Design MBF, start of the top module:
module MBF(CLK, RESET, IN_VALID, IN_DATA, X_DATA, Y_DATA, OUT_VALID);
For scale: roughly 3,300 cells after synthesis, about 490 flip-flops, about 43 I/O pins, ~0.038 mm² of cells after synthesis.
Settings: LEC_CHECK=0, ABC_AREA=0, CAP_MARGIN=20, CELL_PAD_IN_SITES_DETAIL_PLACEMENT=2, CORE_ASPECT_RATIO=1.78, CORE_MARGIN=4, CORE_UTILIZATION=69, CTS_CLUSTER_DIAMETER=131, GPL_ROUTABILITY_DRIVEN=0, HOLD_SLACK_MARGIN=0.25, MAX_ROUTING_LAYER=met4, MIN_ROUTING_LAYER=met1, PLACE_DENSITY_LB_ADDON=0.02, SETUP_SLACK_MARGIN=1.62, SLEW_MARGIN=20; clock period 5.98 ns.
run.sh (not shown) runs the stock make flow with config.mk's settings and CLKGATE_MAP_FILE=.
The starting point stopped in detailed placement (3_5_place_dp).
Change:
==> flow/config.mk (replaced) <==
export PLATFORM = sky130hd
export DESIGN_NAME = MBF
export DESIGN_NICKNAME = MBF
export VERILOG_FILES = /design/flow/design.v
export SDC_FILE = /design/flow/constraint.sdc
export NUM_CORES = 4
export LEC_CHECK = 0
export CAP_MARGIN = 20
export CELL_PAD_IN_SITES_DETAIL_PLACEMENT = 1
export CORE_ASPECT_RATIO = 1.85
export CORE_MARGIN = 4
export CORE_UTILIZATION = 47
export SETUP_SLACK_MARGIN = 1.56
export SLEW_MARGIN = 20
==> flow/constraint.sdc (replaced) <==
create_clock -name core_clock -period 7.53 [get_ports {CLK}]
set_input_delay 1.5060 -clock core_clock [delete_from_list [all_inputs] [get_ports {CLK}]]
set_output_delay 1.5060 -clock core_clock [all_outputs]
set_load 0.01 [all_outputs]
After rerunning:
- The changed run completed with no timing, DRC or antenna violations
- synthesized cell count is unchanged
- synthesized area does not change
- die area is higher by 45%
Change:
==> flow/config.mk (replaced) <==
export PLATFORM = sky130hd
export DESIGN_NAME = MBF
export DESIGN_NICKNAME = MBF
export VERILOG_FILES = /design/flow/design.v
export SDC_FILE = /design/flow/constraint.sdc
export NUM_CORES = 4
export LEC_CHECK = 0
export ABC_AREA = 1
export CAP_MARGIN = 20
export CORE_MARGIN = 2
export CORE_UTILIZATION = 70
export CTS_CLUSTER_SIZE = 71
export SLEW_MARGIN = 20
==> flow/constraint.sdc (replaced) <==
create_clock -name core_clock -period 3.89 [get_ports {CLK}]
set_input_delay 0.7780 -clock core_clock [delete_from_list [all_inputs] [get_ports {CLK}]]
set_output_delay 0.7780 -clock core_clock [all_outputs]
set_load 0.01 [all_outputs]
Effect: Now the flow completed and failed the layout checks on setup timing; core utilization goes up by 31 points; sequential share of layout area decreases by 2.4 points; count of clock-buffer cells in the layout grows by 11; worst hold slack gains 7.4 ps; via count came out higher by about 20%; fmax grows by about 21%; global-route usage came out higher by 15 points; die area is lower by about 32%; synthesized cell count climbs by about 14%.
Change:
--- a/flow/config.mk
+++ b/flow/config.mk
@@ -7,7 +7,7 @@
 export LEC_CHECK = 0
 export ABC_AREA = 1
-export CAP_MARGIN = 20
+export CAP_MARGIN = 5
 export CORE_MARGIN = 2
-export CORE_UTILIZATION = 70
+export CORE_UTILIZATION = 72
 export CTS_CLUSTER_SIZE = 71
 export SLEW_MARGIN = 20
=>
- The changed run produced a layout that fails on setup timing
- routed wire length goes up by 0.32%
- utilization goes up by 1.7 points
- global-route usage goes up by 1.6 points
- via count goes up by 1.0%
- worst setup slack degrades by 75 ps
- flip-flop count stays the same
- clock-buffer cell count goes down by 8
- design area goes down by 0.51%

---

Starting RTL as in the previous note.
## MBF
module MBF(CLK, RESET, IN_VALID, IN_DATA, X_DATA, Y_DATA, OUT_VALID);
input   CLK;
input   RESET;
input   IN_VALID;
input       [12:0]  IN_DATA;
output  reg [12:0]  X_DATA;
output  reg [12:0]  Y_DATA;
output  reg         OUT_VALID;
reg [5:0] data_cnt;
reg [12:0] s[0:10];
reg [12:0] in_data;
reg [33:0] y_h[0:11];
reg [33:0] y_l[0:11];
wire [17:0] H0, H1, H2, H3, H4, H5, H6, H7, H8, H9, H10, H11;
wire [17:0] L0, L1, L2, L3, L4, L5, L6, L7, L8, L9, L10, L11;
assign H0 = 18'd110592;
assign H1 = 18'd77824;
assign H2 = 18'd20480;
assign H3 = 18'd36864;
assign H4 = 18'd86016;
assign H5 = 18'd69632;
assign H6 = 18'd65536;
assign H7 = 18'd77824;
assign H8 = 18'd45056;
assign H9 = 18'd49152;
assign H10 = 18'd65536;
assign H11 = 18'd126976;
assign L0 = 18'd57344;
assign L1 = 18'd16384;
assign L2 = 18'd12288;
assign L3 = 18'd4096;
assign L4 = 18'd65536;
assign L5 = 18'd57344;
assign L6 = 18'd114688;
assign L7 = 18'd65536;
assign L8 = 18'd126976;
assign L9 = 18'd114688;
assign L10 = 18'd126976;
assign L11 = 18'd69632;
always@(posedge RESET or posedge CLK)
begin
    if (RESET) begin
        in_data <= 13'b0;
        s[0] <= 13'b0;
		s[1] <= 13'b0;
		s[2] <= 13'b0;
		s[3] <= 13'b0;
		s[4] <= 13'b0;
		s[5] <= 13'b0;	
		s[6] <= 13'b0;
		s[7] <= 13'b0;
		s[8] <= 13'b0;
		s[9] <= 13'b0;
		s[10] <= 13'b0;
 		y_h[0] <= 34'b0;
		y_h[1] <= 34'b0;
		y_h[2] <= 34'b0;
		y_h[3] <= 34'b0;
		y_h[4] <= 34'b0;
		y_h[5] <= 34'b0;	
		y_h[6] <= 34'b0;
		y_h[7] <= 34'b0;
		y_h[8] <= 34'b0;
		y_h[9] <= 34'b0;
  ...
clock: 5.98 ns
lec_check: 0
cap_margin: 20
cell_pad_in_sites_detail_placement: 2
core_margin: 4
core_utilization: 40
cts_cluster_diameter: 184
gpl_routability_driven: 0
place_density_lb_addon: 0.02
setup_slack_margin: 1.62
slew_margin: 20
The baseline produced a layout that fails on negative setup slack.
Edit:
- CELL_PAD_IN_SITES_DETAIL_PLACEMENT: 2 -> default
- CORE_MARGIN: 4 -> 2
- CTS_CLUSTER_DIAMETER: 184 -> default
- GPL_ROUTABILITY_DRIVEN: 0 -> default
- HOLD_SLACK_MARGIN: default -> 0.15
- PLACE_DENSITY_LB_ADDON: 0.02 -> default
- SETUP_SLACK_MARGIN: 1.62 -> default
- TNS_END_PERCENT: default -> 45
- clock period: 5.98 -> 11.1 ns (I/O delays scaled with it)
Effect:
- With this change the flow finished clean
- first-iteration DRC count increases by a quarter to a third
- via count decreases by roughly a tenth
- hold slack hardly moves
Edit:
- CORE_UTILIZATION: 40 -> 68
- HOLD_SLACK_MARGIN: 0.15 -> default
- TNS_END_PERCENT: 45 -> default
- clock period: 11.1 -> 5.68 ns (I/O delays scaled with it)
Outcome: This time the run completed, yet does not pass: negative setup slack. Utilization went up by 34 points. Count of clock-buffer cells in the layout went down by 4. Critical path depth went up by 1.
Edit:
- CORE_UTILIZATION: 68 -> 40
- clock period: 5.68 -> 6.72 ns (I/O delays scaled with it)
This time the run passed the timing, design-rule and antenna checks.
Setup slack is better by 0.69 ns.
Register-to-register slack is better by 0.69 ns.
Die area increases by about 70%.
Wire length drops by about 5%.
Synthesized area is unchanged.
Worst hold slack hardly moves.
Cell area is lower by 2.1%.
Utilization is lower by 33 points.
